==> inputs of 07-05 <==
==> flow/design.v <==
module multiplier
  (
   input                     clk,
   input                     rst,
   input                     en,
   input [BITS-1:0]          data_a,
   input [BITS-1:0]          data_b,
   output reg [(BITS*2)-1:0] result,
   output                    done
   );
   parameter BITS = 16;
   localparam STATE_IDLE     = 0;
   localparam STATE_MULTIPLY = 1;
   reg                    state;
   reg [$clog2(BITS)-1:0] mul_counter;
   reg [BITS-1:0]         data_a_reg;
   reg [(BITS*2)-1:0]     data_b_reg;
   assign done = (STATE_IDLE == state) && !en;
   always @ (posedge clk) begin
      case (state)
         STATE_IDLE: begin
            if (en) begin
               mul_counter <= 0;
               data_a_reg <= data_a;
               data_b_reg <= { {BITS{1'b0}}, data_b };
               result <= 0;
               state <= STATE_MULTIPLY;
            end
         end
         STATE_MULTIPLY: begin
            if (mul_counter == BITS - 1) begin
               state <= STATE_IDLE;
            end else begin
               mul_counter <= mul_counter + 1;
            end
            data_a_reg <= data_a_reg >> 1;
            data_b_reg <= data_b_reg << 1;
            if (data_a_reg[0]) begin
               result <= result + data_b_reg;
            end
         end
      endcase
      if (rst) begin
         state <= STATE_IDLE;
      end
   end
endmodule
module divider
  (
   input                 clk,
   input                 rst,
   input                 en,
   input [BITS-1:0]      dividend,
   input [BITS-1:0]      divisor,
   output reg [BITS-1:0] quotient,
   output [BITS-1:0]     remainder,
   output                done
   );
   parameter BITS = 16;
   localparam STATE_IDLE   = 0;
   localparam STATE_DIVIDE = 1;
   reg                    state;
   reg [$clog2(BITS)-1:0] div_counter;
   reg [(BITS-1)*2:0]     dividend_reg;
   reg [(BITS-1)*2:0]     divisor_reg;
   assign done = (STATE_IDLE == state) && !en;
   assign remainder = dividend_reg[BITS-1:0];
   always @ (posedge clk) begin
      case (state)
        STATE_IDLE: begin
           if (en) begin
              div_counter <= 0;
              dividend_reg <= { {BITS-1{1'b0}}, dividend };
              divisor_reg <= { divisor, {BITS-1{1'b0}} };
              quotient <= 0;
              state <= STATE_DIVIDE;
           end
        end
        STATE_DIVIDE: begin
           if (div_counter == BITS - 1) begin
              state <= STATE_IDLE;
           end else begin
              div_counter <= div_counter + 1;
           end
           divisor_reg <= divisor_reg >> 1;
           if (dividend_reg < divisor_reg) begin
              quotient <= quotient << 1;
           end else begin
              quotient <= (quotient << 1) | 1'b1;
              dividend_reg <= dividend_reg - divisor_reg;
           end
        end
      endcase
      if (rst) begin
         state <= STATE_IDLE;
      end
   end
endmodule
module processor
  (
   input                        clk,
   input                        rst,
   input                        boot_done,
   output reg [11:0]            status_digits,
   output reg                   halted,
   output reg [16-1:0]  instr_ptr,
   input                        instr_valid,
   input [32-1:0]      cur_instr,
   output reg                   cache_wr_en,
   output reg [16-1:0]  cache_wr_addr,
   output reg [16-1:0]  cache_wr_data,
   input                        cache_wr_done,
   output reg                   cache_rd_en,
   output reg [16-1:0]  cache_rd_addr,
   input [16-1:0]       cache_rd_data,
   input                        cache_rd_done,
   input                        pixel_wr_done,
   output reg                   pixel_en,
   output reg [7:0]             pixel_rgb,
   output reg [7:0]             pixel_x,
   output reg [7:0]             pixel_y,
   input [16-1:0]       rnd,
   output reg                   ms_time_rst,
   input [16-1:0]       ms_time,
   input [142-1:0] buf_inputs
   );
   reg [16-1:0]  registers [16-1:0];
   reg                   overflow_flag;
   reg                   carry_flag;
   reg                   zero_flag;
   reg                   sign_flag;
   wire [7:0]            opcode = cur_instr[31:24];
   wire [7:0]            arg1 = cur_instr[23:16];
   wire [7:0]            arg2 = cur_instr[15:8];
   wire [3:0]            reg1 = arg1[3:0];
   wire [3:0]            reg2 = arg2[3:0];
   wire [16-1:0] dest = registers[reg1];
   wire [16-1:0] src  = registers[reg2];
   wire [15:0]           argA = cur_instr[23:8];
   wire [15:0]           argB = cur_instr[15:0];
   wire signed [16-1:0] signed_dest = dest;
   reg [3:0]             load_reg;
   reg                       multiply_en;
   reg [16-1:0]      multiply_data_a;
   reg [16-1:0]      multiply_data_b;
   wire [(16*2)-1:0] multiply_result;
   wire                      multiply_done;
   multiplier #(.BITS(16)) multiplier_
     (
      .clk(clk),
      .rst(rst),
      .en(multiply_en),
      .data_a(multiply_data_a),
      .data_b(multiply_data_b),
      .result(multiply_result),
      .done(multiply_done)
      );
   reg                   divide_en;
   reg [16-1:0]  dividend;
   reg [16-1:0]  divisor;
   wire [16-1:0] quotient;
   wire [16-1:0] remainder;
   wire                  divide_done;
   divider #(.BITS(16)) divider_
     (
      .clk(clk),
      .rst(rst),
      .en(divide_en),
      .dividend(dividend),
      .divisor(divisor),
      .quotient(quotient),
      .remainder(remainder),
      .done(divide_done)
      );
   localparam [3:0] STATE_PRE_BOOT   = 0;
   localparam [3:0] STATE_HALT       = 1;
   localparam [3:0] STATE_EXECUTING  = 2;
   localparam [3:0] STATE_WR_WAIT    = 3;
   localparam [3:0] STATE_PIXEL_WAIT = 4;
   localparam [3:0] STATE_RD_WAIT    = 5;
   localparam [3:0] STATE_RET_WAIT   = 6;
   localparam [3:0] STATE_MULTIPLY   = 7;
   localparam [3:0] STATE_DIVIDE     = 8;
   reg [3:0]            state;
   always @ (posedge clk) begin
      cache_wr_en <= 0;
      cache_rd_en <= 0;
      pixel_en <= 0;
      multiply_en <= 0;
      divide_en <= 0;
      ms_time_rst <= 0;
      case (state)
        STATE_PRE_BOOT: begin
           if (boot_done) begin
              state <= STATE_EXECUTING;
           end
        end
        STATE_HALT: begin
           halted <= 1;
        end
        STATE_EXECUTING: begin
           halted <= 0;
           if (instr_valid) begin
              execute();
           end
        end
        STATE_WR_WAIT: begin
           if (cache_wr_done) begin
              state <= STATE_EXECUTING;
           end
        end
        STATE_PIXEL_WAIT: begin
           if (pixel_wr_done) begin
              state <= STATE_EXECUTING;
           end
        end
        STATE_RD_WAIT: begin
           if (cache_rd_done) begin
              registers[load_reg] <= cache_rd_data;
              state <= STATE_EXECUTING;
           end
        end
        STATE_RET_WAIT: begin
           if (cache_rd_done) begin
              instr_ptr <= cache_rd_data + 32 / 8;
              state <= STATE_EXECUTING;
           end
        end
        STATE_MULTIPLY: begin
           if (multiply_done) begin
              registers[load_reg] <= multiply_result[16-1:0];
              state <= STATE_EXECUTING;
           end
        end
        STATE_DIVIDE: begin
           if (divide_done) begin
              registers[load_reg] <= quotient;
              state <= STATE_EXECUTING;
           end
        end
      endcase
      if (rst) begin
         state <= STATE_PRE_BOOT;
         status_digits <= 0;
         halted <= 0;
         instr_ptr <= 0;
         cache_wr_en <= 0;
         cache_rd_en <= 0;
         pixel_en <= 0;
         pixel_rgb <= 0;
         ms_time_rst <= 0;
         multiply_en <= 0;
         divide_en <= 0;
         overflow_flag <= 0;
         carry_flag <= 0;
         zero_flag <= 0;
         sign_flag <= 0;
      end
   end
   task execute;
      reg [16:0] result;
      begin
         result = 0;
         instr_ptr <= instr_ptr + 32 / 8;
         case (opcode)
           8'h00: begin
           end
           8'h01: begin
              registers[reg1] <= buf_inputs[src];
           end
           8'h02: begin
              if (cache_wr_done) begin
                 push(instr_ptr);
                 instr_ptr <= argA;
              end else begin
                 instr_ptr <= instr_ptr;
              end
           end
           8'h03: begin
              if (cache_rd_done) begin
                 pop();
                 registers[4'b0] <= registers[4'b0] - arg1 - 16 / 8;
                 state <= STATE_RET_WAIT;
              end else begin
                 instr_ptr <= instr_ptr;
              end
           end
           8'h04: begin
              if (cache_rd_done) begin
                 read(src);
              end else begin
                 instr_ptr <= instr_ptr;
              end
           end
           8'h05: begin
              if (cache_rd_done) begin
                 read(argB);
              end else begin
                 instr_ptr <= instr_ptr;
              end
           end
           8'h06: begin
              registers[reg1] <= src;
           end
           8'h07: begin
              registers[reg1] <= argB;
           end
           8'h08: begin
              if (cache_wr_done) begin
                 push(dest);
              end else begin
                 instr_ptr <= instr_ptr;
              end
           end
           8'h09: begin
              if (cache_rd_done) begin
                 pop();
              end else begin
                 instr_ptr <= instr_ptr;
              end
           end
           8'h0A: begin
              result = dest + src;
              registers[reg1] <= result[16-1:0];
           end
           8'h0B: begin
              result = dest - src;
              registers[reg1] <= result[16-1:0];
           end
           8'h0C: begin
              if (multiply_done) begin
                 multiply_en <= 1;
                 multiply_data_a <= dest;
                 multiply_data_b <= src;
                 state <= STATE_MULTIPLY;
                 load_reg <= reg1;
              end else begin
                 instr_ptr <= instr_ptr;
              end
           end
           8'h0D: begin
              if (divide_done) begin
                 divide_en <= 1;
                 dividend <= dest;
                 divisor <= src;
                 state <= STATE_DIVIDE;
                 load_reg <= reg1;
              end else begin
                 instr_ptr <= instr_ptr;
              end
           end
           8'h0E: begin
              registers[reg1] <= dest & src;
           end
           8'h0F: begin
              registers[reg1] <= dest | src;
           end
           8'h10: begin
              registers[reg1] <= dest ^ src;
           end
           8'h11: begin
              registers[reg1] <= dest << src;
           end
           8'h12: begin
              registers[reg1] <= signed_dest >>> src;
           end
           8'h13: begin
              registers[reg1] <= dest >> src;
           end
           8'h14: begin
              result = dest - src;
           end
           8'h15: begin
              result = { 1'b0, dest & src };
           end
           8'h16: begin
              pixel_rgb <= dest[7:0];
           end
           8'h17: begin
              if (pixel_wr_done) begin
                 pixel_en <= 1;
                 pixel_x <= dest[7:0];
                 pixel_y <= src[7:0];
                 state <= STATE_PIXEL_WAIT;
              end else begin
                 instr_ptr <= instr_ptr;
              end
           end
           8'h18: begin
              if (cache_wr_done) begin
                 write(dest, src);
              end else begin
                 instr_ptr <= instr_ptr;
              end
           end
           8'h19: begin
              if (cache_wr_done) begin
                 write(dest, argB);
              end else begin
                 instr_ptr <= instr_ptr;
              end
           end
           8'h1A: begin
              registers[reg1] <= ms_time;
           end
           8'h1B: begin
              ms_time_rst <= 1;
           end
           8'h1C: begin
              registers[reg1] <= rnd;
           end
           8'h30: begin
              instr_ptr <= dest;
           end
           8'h31: begin
              instr_ptr <= argA;
           end
           8'h32: begin
              if (zero_flag) begin
                 instr_ptr <= argA;
              end
           end
           8'h33: begin
              if (!zero_flag) begin
                 instr_ptr <= argA;
              end
           end
           8'h34: begin
              if (!zero_flag && sign_flag == overflow_flag) begin
                 instr_ptr <= argA;
              end
           end
           8'h35: begin
              if (sign_flag == overflow_flag) begin
                 instr_ptr <= argA;
              end
           end
           8'h36: begin
              if (!carry_flag && !zero_flag) begin
                 instr_ptr <= argA;
              end
           end
           8'h37: begin
              if (!carry_flag) begin
                 instr_ptr <= argA;
              end
           end
           8'h38: begin
              if (sign_flag != overflow_flag) begin
                 instr_ptr <= argA;
              end
           end
           8'h39: begin
              if (sign_flag != overflow_flag || zero_flag) begin
                 instr_ptr <= argA;
              end
           end
           8'h3A: begin
              if (carry_flag) begin
                 instr_ptr <= argA;
              end
           end
           8'h3B: begin
              if (carry_flag || zero_flag) begin
                 instr_ptr <= argA;
              end
           end
           8'h3C: begin
              if (overflow_flag) begin
                 instr_ptr <= argA;
              end
           end
           8'h3D: begin
              if (!overflow_flag) begin
                 instr_ptr <= argA;
              end
           end
           8'h3E: begin
              if (sign_flag) begin
                 instr_ptr <= argA;
              end
           end
           8'h3F: begin
              if (!sign_flag) begin
                 instr_ptr <= argA;
              end
           end
           default: begin
              status_digits <= 12'h700 | opcode;
              state <= STATE_HALT;
           end
         endcase
         if (8'h14 == opcode || 8'h15 == opcode ||
             8'h0A == opcode || 8'h0B == opcode) begin
            set_flags(result);
         end else begin
            clear_flags();
         end
      end
   endtask
   task write;
      input [16-1:0] data;
      input [16-1:0] addr;
      begin
         cache_wr_en <= 1;
         cache_wr_addr <= addr;
         cache_wr_data <= data;
         state <= STATE_WR_WAIT;
      end
   endtask
   task read;
      input [16-1:0] addr;
      begin
         load_reg <= reg1;
         cache_rd_en <= 1;
         cache_rd_addr <= addr;
         state <= STATE_RD_WAIT;
      end
   endtask
   task push;
      input [16-1:0] push_data;
      reg [16-1:0]   new_stack_ptr;
      begin
         new_stack_ptr = registers[4'b0] + 16 / 8;
         write(push_data, new_stack_ptr);
         registers[4'b0] <= new_stack_ptr;
      end
   endtask
   task pop;
      reg [16-1:0] stack_ptr;
      begin
         stack_ptr = registers[4'b0];
         read(stack_ptr);
         registers[4'b0] <= stack_ptr - 2;
      end
   endtask;
   task set_flags;
      input [16:0] result;
      begin
         if (8'h0A == opcode) begin
            overflow_flag <= (dest[16-1] &
                              src[16-1] &
                              ~result[16-1]) |
                             (~dest[16-1] &
                              ~src[16-1] &
                              result[16-1]);            
         end else if (8'h0B == opcode || 8'h14 == opcode) begin
            overflow_flag <= (dest[16-1] &
                              ~src[16-1] &
                              ~result[16-1]) |
                             (~dest[16-1] &
                              src[16-1] &
                              result[16-1]);
         end else begin
            overflow_flag <= 0;
         end
         carry_flag <= result[16];
         zero_flag <= (0 == result[16-1:0]);
         sign_flag <= result[16-1];
      end
   endtask
   task clear_flags;
      begin
         overflow_flag <= 0;
         carry_flag <= 0;
         zero_flag <= 0;
         sign_flag <= 0;
      end
   endtask
endmodule
==> flow/run.sh <==
#!/bin/bash
# the make line also repeats each setting of config.mk as NAME=value (left out here)
make -C /OpenROAD-flow-scripts/flow DESIGN_CONFIG=/design/flow/config.mk WORK_HOME=/design/flow/orfs CLKGATE_MAP_FILE= finish
==> flow/config.mk <==
export PLATFORM = sky130hd
export DESIGN_NAME = processor
export DESIGN_NICKNAME = processor
export VERILOG_FILES = /design/flow/design.v
export SDC_FILE = /design/flow/constraint.sdc
export NUM_CORES = 4
export LEC_CHECK = 0
export CAP_MARGIN = 20
export CORE_MARGIN = 2
export CORE_UTILIZATION = 58
export PLACE_DENSITY = 0.6
export SLEW_MARGIN = 20
==> flow/constraint.sdc <==
create_clock -name core_clock -period 7.08 [get_ports {clk}]
set_input_delay 1.4160 -clock core_clock [delete_from_list [all_inputs] [get_ports {clk}]]
set_output_delay 1.4160 -clock core_clock [all_outputs]
set_load 0.01 [all_outputs]
==> inputs of 08-19, as changes to 07-05 <==
Settings changed: CORE_UTILIZATION 58 to 64, CTS_CLUSTER_SIZE set to 40.
==> flow/constraint.sdc (replaced) <==
create_clock -name core_clock -period 5.22 [get_ports {clk}]
set_input_delay 1.0440 -clock core_clock [delete_from_list [all_inputs] [get_ports {clk}]]
set_output_delay 1.0440 -clock core_clock [all_outputs]
set_load 0.01 [all_outputs]
==> inputs of 09-24, as changes to 07-05 <==
Settings changed: CORE_UTILIZATION 58 to 40.
==> flow/constraint.sdc (replaced) <==
create_clock -name core_clock -period 7.52 [get_ports {clk}]
set_input_delay 1.5040 -clock core_clock [delete_from_list [all_inputs] [get_ports {clk}]]
set_output_delay 1.5040 -clock core_clock [all_outputs]
set_load 0.01 [all_outputs]
==> summary of the runs <==
09-24 finished with timing, DRC and antenna clean. 08-19 never finished: it broke off in global routing. 07-05 completed without violations.
In sequential cell count, 07-05 and 09-24 do not differ.
In cell area, 07-05 and 09-24 hardly differ.
In 07-05 the utilization is higher than in 09-24, by 22 points.
Final cell count: 09-24 is larger than 07-05 (about 7%).
Of 07-05 and 09-24, 07-05 has the higher via count (gap about 10%, measured against 09-24).
Die size, highest first: 09-24, 07-05, 08-19.
Between 07-05 and 09-24, the lower combinational power is in 09-24 (gap about 16%, measured against 09-24).
In area after synthesis, 07-05 and 09-24 do not differ.
Of 07-05 and 09-24, 07-05 has the higher sequential power (gap about 6%, measured against 09-24).
No activity file was given, so power comes from the tool's default toggle rates.
